==> flow/design.v <==
module CPU(clk, rst, memoryData, memoryAddress, dataOut, readSignal, writeSignal, AC);
input clk;
input rst;  
input [15:0] memoryData;
reg [3:0] state;
reg [5:0] PC;
reg [10:0] MAR;
reg signed [15:0] MBR;
reg [3:0] opcode;
reg M;
reg [15:0] IR;
reg zeroFlag, overflowFlag, carryFlag, negativeFlag;
output reg readSignal;
output reg writeSignal;
output reg signed [15:0] AC;
output reg [15:0] dataOut; 
output reg [10:0] memoryAddress;
reg signed [15:0] result;
parameter Load = 4'd1, Store = 4'd2, Add = 4'd3, Sub = 4'd4, Mul = 4'd5, Div = 4'd6 , Branch = 4'd7, BRZ = 4'd8;
always @ (posedge clk) begin
	if (rst) begin
	PC <= 0;
	state = 0;
	AC <= 0;
	dataOut <= 0;
	memoryAddress <= 0;
	zeroFlag = 0;
	overflowFlag = 0;
	carryFlag = 0;
	negativeFlag = 0;
	readSignal = 1;
	writeSignal = 0;
	end
	else
	case (state)
		0: begin  
			MAR <= PC;
			state = 1;
		end
		1: begin  
			writeSignal = 0;
			readSignal = 1;
			memoryAddress <= MAR;
			PC <= PC + 1;
			state = 2;
		end
		2:state = 3;  
		3: begin
			MBR <= memoryData;
			state = 4;
		end
		4: begin
			IR <= MBR;
			state = 5;
		end
		5: begin  
			opcode <= IR[15:12];
			M <= IR[11];
			MAR <= IR[10:0];
			state = 6;
		end
		6: begin
				if (opcode == Branch) begin  
					PC <= MAR; 
					state = 0;
				end
				else if (opcode == BRZ) begin  
					if(zeroFlag == 1 && M == 1) begin
						PC <= MAR;
						state = 0;
					end
					else begin
						state = 0;
					end
				end
				else begin
					state = 7;
				end
		end
		7: begin
			if (opcode == Store) begin
				memoryAddress <= MAR;
			end
			state = 8;
		end
		8: begin
			if (opcode == Store) begin  
				writeSignal = 1;
				readSignal = 0;
				dataOut <= AC;
				state = 0;
			end
			else begin
				state = 9;
			end
		end
		9: begin
			writeSignal = 0;
			readSignal = 1;
			if(M == 1) begin
				memoryAddress <= MAR;
			end
			state = 10;
			end
		10: begin
			state = 11;
		end
		11: begin
			if (M == 1) begin
				MBR <= memoryData;
			end
			else if (M == 0) begin
				MBR <= $signed(IR[10:0]);
			end
			state = 12;
		end
		12: begin  
			if (opcode == Load) begin  
				AC <= MBR;
				state = 0;
			end
			else if (opcode != Add && opcode != Sub && opcode != Mul && opcode != Div) begin  
				state = 0;
			end
			else begin
				case(opcode)
				Add :  
					begin
					{carryFlag, result} = AC + MBR;
					zeroFlag = (result==0)? 1:0;
					if(AC[15]==MBR[15]) begin
					  if(MBR[15]==result[15])begin
					  overflowFlag = 0;
					  end
					  else begin
					  overflowFlag = 1;
					  end
					end
					else begin
					overflowFlag = 0;
					end						
					negativeFlag =(result[15]==1)? 1:0;	
					end
				Sub :  
					begin
					{carryFlag, result} = AC - MBR;
					zeroFlag = (result==0)? 1:0;
					if(AC[15]==MBR[15]) begin
					  if(MBR[15]==result[15])begin
					  overflowFlag = 0;
					  end
					  else begin
					  overflowFlag = 1;
					  end
					end
					else begin
					overflowFlag = 0;
					end
					negativeFlag =(result[15]==1)? 1:0;
					end
				Mul :  
					begin
					result = AC * MBR;
					zeroFlag = (result==0)? 1:0;
					if(result > 16'h0FFF || result < 16'hF000) begin
					overflowFlag = 1;
					end
					else begin
						overflowFlag = 0;
					end
					negativeFlag =(result[15]==1)? 1:0;
					end	
				Div :  
					begin
					if (MBR == 0) result = 0;  
					else result = AC / MBR;
					zeroFlag = (result==0)? 1:0;
					negativeFlag =(result[15]==1)? 1:0;
					end						
			endcase  
			AC <= result;
			state = 0;
			end
		end
	endcase
end
endmodule
==> flow/run.sh <==
#!/bin/bash
# the make line also repeats each setting of config.mk as NAME=value (left out here)
make -C /OpenROAD-flow-scripts/flow DESIGN_CONFIG=/design/flow/config.mk WORK_HOME=/design/flow/orfs CLKGATE_MAP_FILE= finish
==> flow/config.mk <==
export PLATFORM = sky130hd
export DESIGN_NAME = CPU
export DESIGN_NICKNAME = CPU
export VERILOG_FILES = /design/flow/design.v
export SDC_FILE = /design/flow/constraint.sdc
export NUM_CORES = 4
export LEC_CHECK = 0
export ABC_AREA = 1
export CAP_MARGIN = 20
export CORE_MARGIN = 2
export CORE_UTILIZATION = 62
export CTS_CLUSTER_SIZE = 99
export PLACE_DENSITY = 0.6
export SLEW_MARGIN = 20
==> flow/constraint.sdc <==
create_clock -name core_clock -period 23.6 [get_ports {clk}]
set_input_delay 4.7200 -clock core_clock [delete_from_list [all_inputs] [get_ports {clk}]]
set_output_delay 4.7200 -clock core_clock [all_outputs]
set_load 0.01 [all_outputs]
==> results of run 1 <==
## repair_timing
item,CTS
cloned,3
resized,216
setup buffers,203
endpoints found under the setup margin,33
pin swaps,178
## metrics by stage
step	instances	setup slack (ns)	hold slack, ns	util
2_1_floorplan	2829	-1.67	0.388	-
4_1_cts	3984	-2.16	0.406	0.894
3_3_place_gp	3746	-2.41	0.396	0.796
3_5_place_dp	3746	-3.61	0.396	0.796
## routing by layer
layer,global-route usage,GRT overflow
met3,0.579,2
met1,0.741,3
met4,0.622,12
met2,0.869,17
met5,0.454,0
==> results.json, run 1 <==
{
  "largest_area_cell": "ha_1",
  "ys_cells": 2829,
  "clkSinkCount": 129,
  "postSynth.asyncResetShare": 0,
  "ys_ff": 129,
  "place_area_um2": 24200,
  "fp.dieW_um": 179,
  "die-area_um2": 32100,
  "track_usage": 0.719,
  "synth-edff-count": 64,
  "yosys-top-cells-area": "ha_1 (15%), nand2_1 (14%), edfxtp_1 (10%)",
  "place_hpwl_um": 52100,
  "root_buffer": "clkbuf_16",
  "synthSimpleGateAreaFrac": 0.271,
  "portBuffers": 62,
  "synthAoiAreaFrac": 0.139,
  "clock_path_buffers": 2,
  "die_h_um": 179,
  "tool.error": "[ERROR GRT-0116] Global routing finished with congestion. Check the congestion regions in the DRC Viewer.",
  "io_pins": 63,
  "fp.coreArea_um2": 30400,
  "cts_made_buffers": 17,
  "fp_nets": 3158,
  "yosysSeqAreaShare": 0.170,
  "rows": 64,
  "yosysChipArea_um2": 19000,
  "synth_area_um2": 19000,
  "haltStage": "global routing (5_1_grt)",
  "top_cells_by_count": "nand2_1 (719), inv_1 (483), ha_1 (230)",
  "synthMostInstantiatedCell": "nand2_1",
  "ys_warn_count": 1,
  "ctsHtreeMaxLevel": 4,
  "synth.avg_cell_area_um2": 6.72,
  "logic_family": "simple AND/OR/NAND/NOR gates",
  "gp_congestion": 1.05,
  "top_area_frac": 0.151,
  "grt_overflow": 34,
  "ys_sh_mux": 0,
  "outcome": "did not finish",
  "cts_hold_repair.buffers": 0,
  "fp_util": 0.625,
  "synth-main-ff-cell": "dfxtp_1",
  "syn_inst": 2829,
  "fa_ha_area_frac": 0.237,
  "ys_sh_xor": 0.0617,
  "synth.distinct_cells": 63
}
==> run 2, diff against run 1 <==
ABC_AREA = 0   (was 1)
CAP_MARGIN = 10   (was 20)
CELL_PAD_IN_SITES_DETAIL_PLACEMENT = 1   (was unset)
CELL_PAD_IN_SITES_GLOBAL_PLACEMENT = 1   (was unset)
CORE_ASPECT_RATIO = 0.56   (was unset)
CORE_MARGIN = 5   (was 2)
CORE_UTILIZATION = 50   (was 62)
CTS_CLUSTER_DIAMETER = 252   (was unset)
CTS_CLUSTER_SIZE = unset   (was 99)
GPL_TIMING_DRIVEN = 0   (was unset)
HOLD_SLACK_MARGIN = 0.21   (was unset)
MAX_ROUTING_LAYER = met4   (was unset)
PLACE_DENSITY = unset   (was 0.6)
PLACE_DENSITY_LB_ADDON = 0.03   (was unset)
SETUP_SLACK_MARGIN = 5.0   (was unset)
SLEW_MARGIN = 10   (was 20)
clock period = 35.8 ns   (was 23.6 ns; I/O delays follow)
==> run 2 against run 1 <==
Against the previous run: die area is 32% higher; synthesized area rose by 0.76%; the run now finishes clean; synthesized cell count decreased by 17%.
==> results.json, run 2 <==
{
  "outcome": "timing/DRC/antenna clean",
  "pwr-share-comb": 0.093,
  "pg_seq_uw": 158,
  "design_area_um2": 24200,
  "final_util": 0.643,
  "power_frac_clock": 0.497,
  "top_cells_by_count": "nand2_1 (243), ha_1 (230), nor2_1 (187)",
  "clkSinkCount": 129,
  "die_h_um": 156,
  "path_common_cell": "ha_1",
  "fin_worst_skew_ns": 0.0280,
  "critical_path_class": "reg2reg",
  "io_pins": 63,
  "p_int_uw": 267,
  "crit_end": "AC[13]",
  "irDropWorstVdd_v": 0.0000300,
  "place_hpwl_um": 65800,
  "logic_family": "adder cells",
  "p_comb_uw": 35.6,
  "first_global_vias": 20900,
  "grt_pass1_wl_um": 130000,
  "finalWorstSetupSlack_ns": 3.27,
  "clock_latency_ns": 0.47,
  "cp.depth": 136,
  "synth_area_um2": 19200,
  "synth-main-ff-cell": "dfxtp_1",
  "fa_ha_area_frac": 0.235,
  "period_needed_ns": 32.53,
  "p_clk_uw": 191,
  "ys_cells": 2362,
  "hp-class": "reg2reg",
  "die-area_um2": 42500,
  "synthSimpleGateAreaFrac": 0.205,
  "reg2reg_from": "AC[0]",
  "synth.avg_cell_area_um2": 8.11,
  "wl_per_cell_um": 32.2,
  "crit_required_ns": 36.14,
  "reg2reg_depth": 136,
  "startpoint_type": "flip-flop",
  "track_usage": 0.411,
  "pwr_density_cell_nw_per_um2": 15.9,
  "gp_congestion": 1.01,
  "grt_overflow": 0,
  "synthMostInstantiatedCell": "nand2_1",
  "tritoncts": "built",
  "dpl_worst_slack_ns": -6.87,
  "cts_made_buffers": 17,
  "hold_violations": 0,
  "postRouteAntennaNets": 0,
  "cp_data_arrival_time_ns": 32.87,
  "fp_nets": 2691,
  "syn_to_final_growth_pct": 26.4,
  "portBuffers": 62,
  "largestPowerGroup": "clock",
  "yosys-top-cells-area": "ha_1 (15%), edfxtp_1 (10%), fa_1 (8.5%)",
  "cts_hold_repair.buffers": 0,
  "slew_violations": 0,
  "tightest_slew_ns": 1.40,
  "vias": 22100,
  "cpMaxStageDelayCell": "o41ai_4",
  "hp-start": "IR[15]",
  "fp.coreArea_um2": 37700,
  "r2r_slack_ns": 3.27,
  "syn_inst": 2362,
  "switching_power_uw": 118,
  "ys_sh_xor": 0.0807,
  "clock_path_buffers": 2,
  "ys_warn_count": 1,
  "drt_iter0_drc": 3213,
  "period_used_share": 0.909,
  "drc": 0,
  "dr.pass1.iters": 11,
  "tool_warnings": 43,
  "antenna_found_initial": 4,
  "setup_viol": 0,
  "end_kind": "flip-flop",
  "finalWirelength_um": 100000,
  "maxCapViolCount": 0,
  "switching_share": 0.306,
  "ys_sh_mux": 0.0457,
  "power.leakage_uw": 0.0106,
  "vias_per_cell": 7.10,
  "maxSlewHeadroom": 0.0626,
  "top_area_frac": 0.150,
  "rows": 53,
  "max_stage_delay_ns": 0.57,
  "finalNetCount": 2928,
  "postSynth.asyncResetShare": 0,
  "ys_ff": 129,
  "holdPathEnd": "opcode[3]",
  "yosysSeqAreaShare": 0.168,
  "clkTransAtPathRegs_ns": 0.08,
  "synth.distinct_cells": 102,
  "root_buffer": "clkbuf_16",
  "fp_util": 0.509,
  "fp.dieW_um": 272,
  "critPathBufInv": 21,
  "ctsHtreeMaxLevel": 4,
  "yosysChipArea_um2": 19200,
  "place_area_um2": 20600,
  "worst_r2r_endpoint": "AC[13]",
  "seqPwrFrac": 0.410,
  "hold_path_depth": 0,
  "crit_start": "AC[0]",
  "grt_max_degree": 18,
  "largest_area_cell": "ha_1",
  "path_max_fanout": 11,
  "max_freq_ghz": 0.0307,
  "grt_setup_unrepaired": "true",
  "synthAoiAreaFrac": 0.205,
  "cp_top_family": "AND-OR/OR-AND gates",
  "synth-edff-count": 64
}
-- run 2: timing repair --
item                                    CTS  global route
buffers inserted                         61            82
endpoints found under the setup margin   33            33
resized                                 194           190
pin swaps                                53            95
gates cloned                              0             4
-- run 2: metal layers --
metal	part of all wire	up-vias	global-route usage
met5	0	-	-
met4	0.048	0	0.0785
met3	0.15	497	0.148
met2	0.40	1826	0.569
met1	0.40	10900	0.580
li1	-	8921	-
-- run 2: layout make-up --
| cell class | count | area (um2) |
|---|---|---|
| clock buffers | 18 | 450 |
| repair buffers | 218 | 1920 |
| inverters | 183 | 697 |
| plain buffers | 111 | 648 |
| clock inverters | 14 | 160 |
| diodes | 7 | 17.5 |
| multi-input cells | 1939 | 16500 |
| fillers | 4381 | 13400 |
| flip-flops and latches | 129 | 3220 |
| well taps | 495 | 619 |
-- run 2: through the flow --
stage	power [uW]	instances	hold WS [ns]	TNS [ns]
final	385	3114	0.441	0
after global routing	391	3113	0.452	0
after CTS	374	3021	0.439	0
after detailed placement	189	2928	0.419	-210.32
after global placement	187	2919	0.401	-176.04
after floorplan	177	2362	0.400	0
==> run 3, diff against run 2 <==
ABC_AREA = unset   (was 0)
CAP_MARGIN = 25   (was 10)
CELL_PAD_IN_SITES_DETAIL_PLACEMENT = unset   (was 1)
CELL_PAD_IN_SITES_GLOBAL_PLACEMENT = unset   (was 1)
CORE_ASPECT_RATIO = 1.05   (was 0.56)
CORE_MARGIN = 2   (was 5)
CORE_UTILIZATION = 53   (was 50)
CTS_CLUSTER_DIAMETER = 255   (was 252)
CTS_CLUSTER_SIZE = 33   (was unset)
GPL_ROUTABILITY_DRIVEN = 0   (was unset)
HOLD_SLACK_MARGIN = unset   (was 0.21)
MAX_ROUTING_LAYER = unset   (was met4)
PLACE_DENSITY_LB_ADDON = 0.21   (was 0.03)
SETUP_SLACK_MARGIN = 1.55   (was 5.0)
SLEW_MARGIN = 0   (was 10)
TNS_END_PERCENT = 60   (was unset)
clock period = 63.2 ns   (was 35.8 ns; I/O delays follow)
==> run 3 against run 2 <==
Against the previous run: die area down 11%; count of clock-buffer cells in the layout decreased by 1; via count is 16% lower; utilization down 5.2 points; synthesized area unchanged; global-route usage shrank 8.4 points; non-clock buffer count is 147 lower; clock skew shrank 0.014 ns; worst setup slack improved by 19 ns; power shrank 47%.
==> results.json, run 3 <==
{
  "wl_per_cell_um": 21.1,
  "slew_violations": 0,
  "holdPathEnd": "opcode[1]",
  "synthMostInstantiatedCell": "nand2_1",
  "postRouteAntennaNets": 0,
  "fp.coreArea_um2": 35700,
  "design_area_um2": 21100,
  "tns_ns": 0,
  "ys_ff": 129,
  "io_pins": 63,
  "startpoint_type": "flip-flop",
  "power.leakage_uw": 0.00944,
  "post-cts-setup-buffers": 0,
  "switching_power_uw": 55.6,
  "setup_viol": 0,
  "critPathBufInv": 16,
  "critical_path_class": "reg2reg",
  "tritoncts": "built",
  "first_global_vias": 17700,
  "grt_max_degree": 18,
  "clock_latency_ns": 0.43,
  "hold_path_depth": 0,
  "path_max_fanout": 17,
  "synthAoiAreaFrac": 0.205,
  "cts_made_buffers": 17,
  "yosys-top-cells-area": "ha_1 (15%), edfxtp_1 (10%), fa_1 (8.5%)",
  "root_buffer": "clkbuf_16",
  "max_freq_ghz": 0.0243,
  "power_frac_clock": 0.486,
  "cts-resized-gates": 0,
  "top_area_frac": 0.150,
  "fillers": 3239,
  "switching_share": 0.274,
  "pwr-share-comb": 0.074,
  "place_hpwl_um": 48700,
  "synth.distinct_cells": 102,
  "synthSimpleGateAreaFrac": 0.205,
  "clkSinkCount": 129,
  "ys_cells": 2362,
  "largestPowerGroup": "clock",
  "synth-edff-count": 64,
  "pwr_density_cell_nw_per_um2": 9.62,
  "track_usage": 0.327,
  "tool_warnings": 42,
  "end_kind": "flip-flop",
  "pg_seq_uw": 89.2,
  "vias": 18500,
  "dr.pass1.iters": 9,
  "portBuffers": 62,
  "synth.avg_cell_area_um2": 8.11,
  "rows": 71,
  "crit_start": "MBR[0]",
  "fp_util": 0.536,
  "grt_overflow": 0,
  "irDropWorstVdd_v": 0.0000173,
  "ys_sh_mux": 0.0457,
  "synth_area_um2": 19200,
  "max_stage_delay_ns": 0.88,
  "vias_per_cell": 6.31,
  "top_cells_by_count": "nand2_1 (243), ha_1 (230), nor2_1 (187)",
  "grt_pass1_wl_um": 96400,
  "reg2reg_from": "MBR[0]",
  "cpMaxStageDelayCell": "nor4_2",
  "fp_nets": 2691,
  "hold_slack_ns": 0.414,
  "finalWirelength_um": 62100,
  "fa_ha_area_frac": 0.235,
  "place_area_um2": 20500,
  "fp.dieW_um": 190,
  "hold_violations": 0,
  "largest_area_cell": "ha_1",
  "drc": 0,
  "p_comb_uw": 15.1,
  "ys_warn_count": 1,
  "reg2reg_depth": 135,
  "die_h_um": 199,
  "clkTransAtPathRegs_ns": 0.07,
  "synth-main-ff-cell": "dfxtp_1",
  "drt_iter0_drc": 1682,
  "r2r_slack_ns": 21.97,
  "hp-start": "IR[13]",
  "die-area_um2": 37700,
  "p_clk_uw": 98.7,
  "outcome": "timing/DRC/antenna clean",
  "crit_end": "AC[12]",
  "grt_setup_unrepaired": "false",
  "hp-class": "reg2reg",
  "ctsHtreeMaxLevel": 4,
  "period_needed_ns": 41.23,
  "ys_sh_xor": 0.0807,
  "cp_data_arrival_time_ns": 41.53,
  "maxCapViolCount": 0,
  "logic_family": "adder cells",
  "postSynth.asyncResetShare": 0,
  "period_used_share": 0.652,
  "cts_hold_repair.buffers": 0,
  "worst_r2r_endpoint": "AC[12]",
  "yosysSeqAreaShare": 0.168,
  "syn_to_final_growth_pct": 10.2,
  "antenna_found_initial": 1,
  "yosysChipArea_um2": 19200,
  "maxSlewHeadroom": 0.267,
  "finalNetCount": 2781,
  "clock_path_buffers": 2,
  "fin_worst_skew_ns": 0.0141,
  "syn_inst": 2362,
  "path_common_cell": "ha_1",
  "tightest_slew_ns": 1.10,
  "crit_required_ns": 63.50,
  "seqPwrFrac": 0.440,
  "cp.depth": 135,
  "cp_top_family": "AND-OR/OR-AND gates",
  "p_int_uw": 147
}
## run 3: per-layer routing
| metal | up-vias | routed length [um] | global-route usage |
|---|---|---|---|
| met1 | 8777 | 25000 | 0.410 |
| li1 | 8630 | - | - |
| met3 | 201 | 4950 | 0.0427 |
| met4 | 0 | 3320 | 0.158 |
| met2 | 933 | 28800 | 0.556 |
| met5 | - | 0 | 0 |
## run 3: metrics by stage
step | setup WS, ns | std cells | power (uW) | utilization
after global routing | 19.23 | 2939 | 207 | 0.591
after CTS | 22.45 | 2937 | 203 | 0.590
after global placement | 21.14 | 2898 | 105 | 0.570
final | 21.97 | 2940 | 203 | 0.591
after detailed placement | 22.61 | 2905 | 106 | 0.574
after floorplan | 31.14 | 2362 | 100 | -
## run 3: area by class of cell
type                    count  area, um2  share of cell area
well taps                 474        593              0.0281
inverters                 183        687              0.0326
multi-input cells        1939      14800               0.703
flip-flops and latches    129       3220               0.153
plain buffers             111        470              0.0223
clock inverters            15        159             0.00753
diodes                      1       2.50            0.000119
repair buffers             71        701              0.0332
clock buffers              17        425              0.0202
==> run 4, diff against run 3 <==
ABC_AREA = 1   (was unset)
CAP_MARGIN = 20   (was 25)
CORE_ASPECT_RATIO = unset   (was 1.05)
CORE_UTILIZATION = 62   (was 53)
CTS_CLUSTER_DIAMETER = unset   (was 255)
CTS_CLUSTER_SIZE = 93   (was 33)
GPL_ROUTABILITY_DRIVEN = unset   (was 0)
GPL_TIMING_DRIVEN = unset   (was 0)
PLACE_DENSITY = 0.6   (was unset)
PLACE_DENSITY_LB_ADDON = unset   (was 0.21)
SETUP_SLACK_MARGIN = unset   (was 1.55)
SLEW_MARGIN = 20   (was 0)
TNS_END_PERCENT = unset   (was 60)
clock period = 21.3 ns   (was 63.2 ns; I/O delays follow)
==> run 4 against run 3 <==
Against the previous run: the flow now stops in global routing (5_1_grt); die area down 15%; synthesized cell count up 20%; synthesized area down 0.75%.
==> results.json, run 4 <==
{
  "synth-edff-count": 64,
  "haltStage": "global routing (5_1_grt)",
  "synth.avg_cell_area_um2": 6.72,
  "synthSimpleGateAreaFrac": 0.271,
  "io_pins": 63,
  "ys_cells": 2829,
  "fp_nets": 3158,
  "synth.distinct_cells": 63,
  "placed_cells": 3738,
  "synthAoiAreaFrac": 0.139,
  "yosysChipArea_um2": 19000,
  "portBuffers": 62,
  "ys_warn_count": 1,
  "yosys-top-cells-area": "ha_1 (15%), nand2_1 (14%), edfxtp_1 (10%)",
  "rows": 64,
  "root_buffer": "clkbuf_16",
  "fp.coreArea_um2": 30400,
  "cts_hold_repair.buffers": 0,
  "top_area_frac": 0.151,
  "synth_area_um2": 19000,
  "fp_util": 0.625,
  "dpl_worst_slack_ns": -5.55,
  "gp_congestion": 1.03,
  "synthMostInstantiatedCell": "nand2_1",
  "ys_ff": 129,
  "die_h_um": 179,
  "logic_family": "simple AND/OR/NAND/NOR gates",
  "synth-main-ff-cell": "dfxtp_1",
  "syn_inst": 2829,
  "die-area_um2": 32100,
  "fp.dieW_um": 179,
  "tool.error": "[ERROR GRT-0232] Routing congestion too high. Check the congestion heatmap in the GUI.",
  "postSynth.asyncResetShare": 0,
  "ctsHtreeMaxLevel": 4,
  "ys_sh_xor": 0.0617,
  "outcome": "did not finish",
  "largest_area_cell": "ha_1",
  "clkSinkCount": 129,
  "cts_made_buffers": 17,
  "track_usage": 0.795,
  "ys_sh_mux": 0,
  "top_cells_by_count": "nand2_1 (719), inv_1 (483), ha_1 (230)",
  "fa_ha_area_frac": 0.237,
  "yosysSeqAreaShare": 0.170,
  "grt_overflow": 186,
  "place_hpwl_um": 51800,
  "clock_path_buffers": 2
}
-- run 4: through the flow --
stage               area, um2  total power (uW)  setup TNS [ns]
CTS                     27500               619         -135.77
detailed placement      24200               327         -174.08
global placement        24200               324         -139.77
floorplan               19500               300         -123.18
-- run 4: timing repair --
item / CTS
cloned: 2
pin swaps: 183
gates resized: 193
setup endpoints to repair: 33
buffers inserted: 262
-- run 4: routing by layer --
metal / GRT overflow / track usage
met1: 24 / 0.789
met5: 2 / 0.595
met2: 99 / 0.949
met4: 50 / 0.720
met3: 11 / 0.673
==> run 5, diff against run 4 <==
ABC_AREA = unset   (was 1)
CORE_UTILIZATION = 71   (was 62)
CTS_CLUSTER_SIZE = unset   (was 93)
clock period = 10.1 ns   (was 21.3 ns; I/O delays follow)
==> run 5 against run 4 <==
Against the previous run: the run fails in clock tree synthesis (4_1_cts); synthesized cell count shrank 17%; die area fell by 12%; synthesized area increased by 0.76%.
==> results.json, run 5 <==
{
  "synth.distinct_cells": 102,
  "haltStage": "clock tree synthesis (4_1_cts)",
  "ys_warn_count": 1,
  "synth.avg_cell_area_um2": 8.11,
  "place_hpwl_um": 60300,
  "dpl_worst_slack_ns": -18.04,
  "fp.dieW_um": 168,
  "portBuffers": 62,
  "largest_area_cell": "ha_1",
  "rows": 60,
  "yosys-top-cells-area": "ha_1 (15%), edfxtp_1 (10%), fa_1 (8.5%)",
  "top_area_frac": 0.150,
  "postSynth.asyncResetShare": 0,
  "die_h_um": 168,
  "io_pins": 63,
  "ys_cells": 2362,
  "ys_sh_xor": 0.0807,
  "yosysSeqAreaShare": 0.168,
  "syn_inst": 2362,
  "fp_util": 0.717,
  "synthMostInstantiatedCell": "nand2_1",
  "top_cells_by_count": "nand2_1 (243), ha_1 (230), nor2_1 (187)",
  "synth-main-ff-cell": "dfxtp_1",
  "fa_ha_area_frac": 0.235,
  "fp.coreArea_um2": 26700,
  "yosysChipArea_um2": 19200,
  "logic_family": "adder cells",
  "die-area_um2": 28300,
  "outcome": "did not finish",
  "fp_nets": 2691,
  "synth-edff-count": 64,
  "synth_area_um2": 19200,
  "synthSimpleGateAreaFrac": 0.205,
  "ys_sh_mux": 0.0457,
  "ys_ff": 129,
  "gp_congestion": 1.05,
  "tool.error": "[ERROR DPL-0038] Utilization greater than 100%, impossible to legalize",
  "synthAoiAreaFrac": 0.205
}
## run 5: per-stage QoR
stage | utilization | std cells | power [uW] | cell area [um2]
global placement | 0.925 | 3219 | 683 | 24700
detailed placement | 0.925 | 3219 | 690 | 24700
floorplan | - | 2362 | 632 | 20000
==> run 6, diff against run 5 <==
ABC_AREA = 1   (was unset)
CAP_MARGIN = 10   (was 20)
CORE_ASPECT_RATIO = 0.95   (was unset)
CORE_UTILIZATION = 66   (was 71)
CTS_CLUSTER_DIAMETER = 44   (was unset)
MAX_ROUTING_LAYER = met4   (was unset)
PLACE_DENSITY = unset   (was 0.6)
SETUP_SLACK_MARGIN = 5.0   (was unset)
SLEW_MARGIN = 10   (was 20)
clock period = 31.7 ns   (was 10.1 ns; I/O delays follow)
==> run 6 against run 5 <==
Against the previous run: die area grew 6.6%; synthesized cell count grew 20%; synthesized area shrank 0.75%; the run fails in global routing (5_1_grt).
==> results.json, run 6 <==
{
  "ys_sh_mux": 0,
  "clock_path_buffers": 2,
  "fp.dieW_um": 178,
  "yosysChipArea_um2": 19000,
  "synth.avg_cell_area_um2": 6.72,
  "synthAoiAreaFrac": 0.139,
  "ys_cells": 2829,
  "top_cells_by_count": "nand2_1 (719), inv_1 (483), ha_1 (230)",
  "synth_area_um2": 19000,
  "synthMostInstantiatedCell": "nand2_1",
  "place_hpwl_um": 45200,
  "yosys-top-cells-area": "ha_1 (15%), nand2_1 (14%), edfxtp_1 (10%)",
  "clkSinkCount": 129,
  "rows": 60,
  "outcome": "did not finish",
  "fp_util": 0.672,
  "haltStage": "global routing (5_1_grt)",
  "track_usage": 0.765,
  "ctsHtreeMaxLevel": 4,
  "largest_area_cell": "ha_1",
  "fa_ha_area_frac": 0.237,
  "gp_congestion": 1.05,
  "ys_ff": 129,
  "logic_family": "simple AND/OR/NAND/NOR gates",
  "synth-edff-count": 64,
  "fp_nets": 3158,
  "yosysSeqAreaShare": 0.170,
  "io_pins": 63,
  "syn_inst": 2829,
  "grt_overflow": 18,
  "root_buffer": "clkbuf_16",
  "place_area_um2": 20000,
  "ys_sh_xor": 0.0617,
  "die-area_um2": 30200,
  "cts_made_buffers": 17,
  "die_h_um": 169,
  "synthSimpleGateAreaFrac": 0.271,
  "ys_warn_count": 1,
  "portBuffers": 62,
  "top_area_frac": 0.151,
  "tool.error": "[ERROR GRT-0232] Routing congestion too high. Check the congestion heatmap in the GUI.",
  "synth.distinct_cells": 63,
  "fp.coreArea_um2": 28300,
  "postSynth.asyncResetShare": 0,
  "synth-main-ff-cell": "dfxtp_1"
}
run 6: routing by layer:
| layer | track usage | overflow |
|---|---|---|
| met1 | 0.786 | 4 |
| met2 | 0.897 | 9 |
| met3 | 0.646 | 3 |
| met4 | 0.620 | 2 |
| met5 | - | - |
run 6: stage by stage:
step	instances	hold slack [ns]	worst slack [ns]	power [uW]
after floorplan	2829	0.388	5.03	201
after global placement	3209	0.394	0.953	211
after detailed placement	3209	0.408	-0.133	212
after CTS	3412	0.425	5.01	413
run 6: what timing repair did:
action	in CTS
hold endpoints to repair	0
hold buffers	0
endpoints found under the setup margin	33
setup buffers	165
pin swaps	113
resized	214
gates cloned	6
==> run 7, diff against run 6 <==
CAP_MARGIN = 20   (was 10)
CORE_ASPECT_RATIO = unset   (was 0.95)
CTS_CLUSTER_DIAMETER = 49   (was 44)
CTS_CLUSTER_SIZE = 72   (was unset)
SETUP_SLACK_MARGIN = -2.0   (was 5.0)
SLEW_MARGIN = 20   (was 10)
clock period = 27.5 ns   (was 31.7 ns; I/O delays follow)
==> run 7 against run 6 <==
Against the previous run: the layout now fails its checks (setup timing); die area barely moved; synthesized cell count did not move; synthesized area did not move.
==> results.json, run 7 <==
{
  "outcome": "complete, but fails checks",
  "so_faults": "setup timing",
  "top_usage_layer": "met2",
  "critical_path_class": "reg2reg",
  "die-area_um2": 30200,
  "grtUsageMet2": 0.694,
  "pg_seq_uw": 205,
  "tritoncts": "built",
  "top_cells_by_count": "nand2_1 (719), inv_1 (483), ha_1 (230)",
  "antenna_cells": 0,
  "period_needed_ns": 28.19,
  "die_h_um": 174,
  "crit_start": "AC[0]",
  "pwr_density_cell_nw_per_um2": 20.7,
  "fp.dieW_um": 174,
  "switching_power_uw": 117,
  "tns_ns": -13.94,
  "vias_per_cell": 5.95,
  "drt_iter0_drc": 2066,
  "max_freq_ghz": 0.0355,
  "yosys-top-cells-area": "ha_1 (15%), nand2_1 (14%), edfxtp_1 (10%)",
  "pwr-share-comb": 0.087,
  "root_buffer": "clkbuf_16",
  "design_area_um2": 22300,
  "finalNetCount": 3334,
  "power_uw": 462,
  "syn_inst": 2829,
  "postRouteAntennaNets": 0,
  "ys_sh_xor": 0.0617,
  "p_int_uw": 345,
  "fin_worst_skew_ns": 0.0101,
  "maxCapViolCount": 0,
  "grt_use_met3": 0.0607,
  "place_area_um2": 20700,
  "cp.depth": 226,
  "crit_end": "AC[11]",
  "ctsHtreeMaxLevel": 4,
  "place_hpwl_um": 48400,
  "grt_setup_unrepaired": "true",
  "end_kind": "flip-flop",
  "tool_warnings": 45,
  "cp_data_arrival_time_ns": 28.48,
  "reg2reg_from": "AC[0]",
  "ys_ff": 129,
  "hp-start": "state[5]",
  "syn_to_final_growth_pct": 17.4,
  "largest_area_cell": "ha_1",
  "irDropWorstVdd_v": 0.0000696,
  "fa_ha_area_frac": 0.237,
  "drc": 0,
  "p_clk_uw": 216,
  "ys_warn_count": 1,
  "hold_violations": 0,
  "wl_per_cell_um": 18.8,
  "cpMaxStageDelayCell": "ha_2",
  "synth-main-ff-cell": "dfxtp_1",
  "synthMostInstantiatedCell": "nand2_1",
  "hp-class": "reg2reg",
  "clock_path_buffers": 2,
  "fp_util": 0.666,
  "finalWorstSetupSlack_ns": -0.692,
  "maxSlewHeadroom": 0.327,
  "largestPowerGroup": "clock",
  "synth.distinct_cells": 63,
  "seqPwrFrac": 0.445,
  "synthSimpleGateAreaFrac": 0.271,
  "power.leakage_uw": 0.0122,
  "clkSinkCount": 129,
  "synth.avg_cell_area_um2": 6.72,
  "cts_made_buffers": 17,
  "setup_viol": 30,
  "synth-edff-count": 64,
  "fp.coreArea_um2": 28500,
  "dr.pass1.iters": 6,
  "rows": 62,
  "power_frac_clock": 0.468,
  "finalWirelength_um": 64100,
  "crit_required_ns": 27.79,
  "clock_latency_ns": 0.43,
  "portBuffers": 62,
  "cp_top_family": "simple AND/OR/NAND/NOR gates",
  "clkTransAtPathRegs_ns": 0.06,
  "grt_max_degree": 40,
  "fp_nets": 3158,
  "gp_congestion": 1.00,
  "holdPathEnd": "state[11]",
  "antenna_found_initial": 0,
  "slew_violations": 0,
  "tightest_slew_ns": 1.01,
  "grt_pass1_wl_um": 97500,
  "worst_r2r_endpoint": "AC[11]",
  "yosysChipArea_um2": 19000,
  "cts_hold_repair.buffers": 0,
  "grt_overflow": 0,
  "period_used_share": 1.03,
  "switching_share": 0.254,
  "r2r_slack_ns": -0.69,
  "path_common_cell": "nand2_1",
  "vias": 20200,
  "ys_sh_mux": 0,
  "io_pins": 63,
  "ys_cells": 2829,
  "reg2reg_depth": 226,
  "synth_area_um2": 19000,
  "met1_usage": 0.487,
  "hold_slack_ns": 0.414,
  "yosysSeqAreaShare": 0.170,
  "max_stage_delay_ns": 0.37,
  "p_comb_uw": 40.2,
  "postSynth.asyncResetShare": 0,
  "track_usage": 0.415,
  "first_global_vias": 19500,
  "top_area_frac": 0.151,
  "startpoint_type": "flip-flop",
  "path_max_fanout": 14,
  "logic_family": "simple AND/OR/NAND/NOR gates",
  "hold_path_depth": 2,
  "synthAoiAreaFrac": 0.139,
  "critPathBufInv": 29
}
## run 7: cell type report
| cell class | instances | area [um2] |
|---|---|---|
| Clock buffer | 18 | 429 |
| Multi-Input combinational cell | 2109 | 14200 |
| Clock inverter | 14 | 128 |
| Fill cell | 2114 | 6230 |
| Timing Repair Buffer | 242 | 1990 |
| Sequential cell | 129 | 3220 |
| Inverter | 506 | 1910 |
| Tap cell | 384 | 480 |
## run 7: what timing repair did
| action | CTS | global route |
|---|---|---|
| setup endpoints to repair | 1 | 33 |
| resized | 1 | 164 |
| pin swaps | 0 | 49 |
| buffers inserted | 0 | 47 |
| cloned | 0 | 4 |
## run 7: layer usage
metal	routed length [um]	part of all wire
met1	24100	0.38
met2	30600	0.48
met3	5560	0.087
met4	3890	0.061
met5	0	0
## run 7: stage by stage
stage | worst slack, ns | std cells | utilization
6_report | -0.692 | 3402 | 0.782
5_1_grt | -2.97 | 3402 | 0.782
4_1_cts | -1.95 | 3354 | 0.746
3_5_place_dp | -1.90 | 3322 | 0.726
3_3_place_gp | -0.634 | 3322 | 0.726
2_1_floorplan | 0.230 | 2829 | -
Power figures rest on the tool's default switching activity, not on a simulated workload.
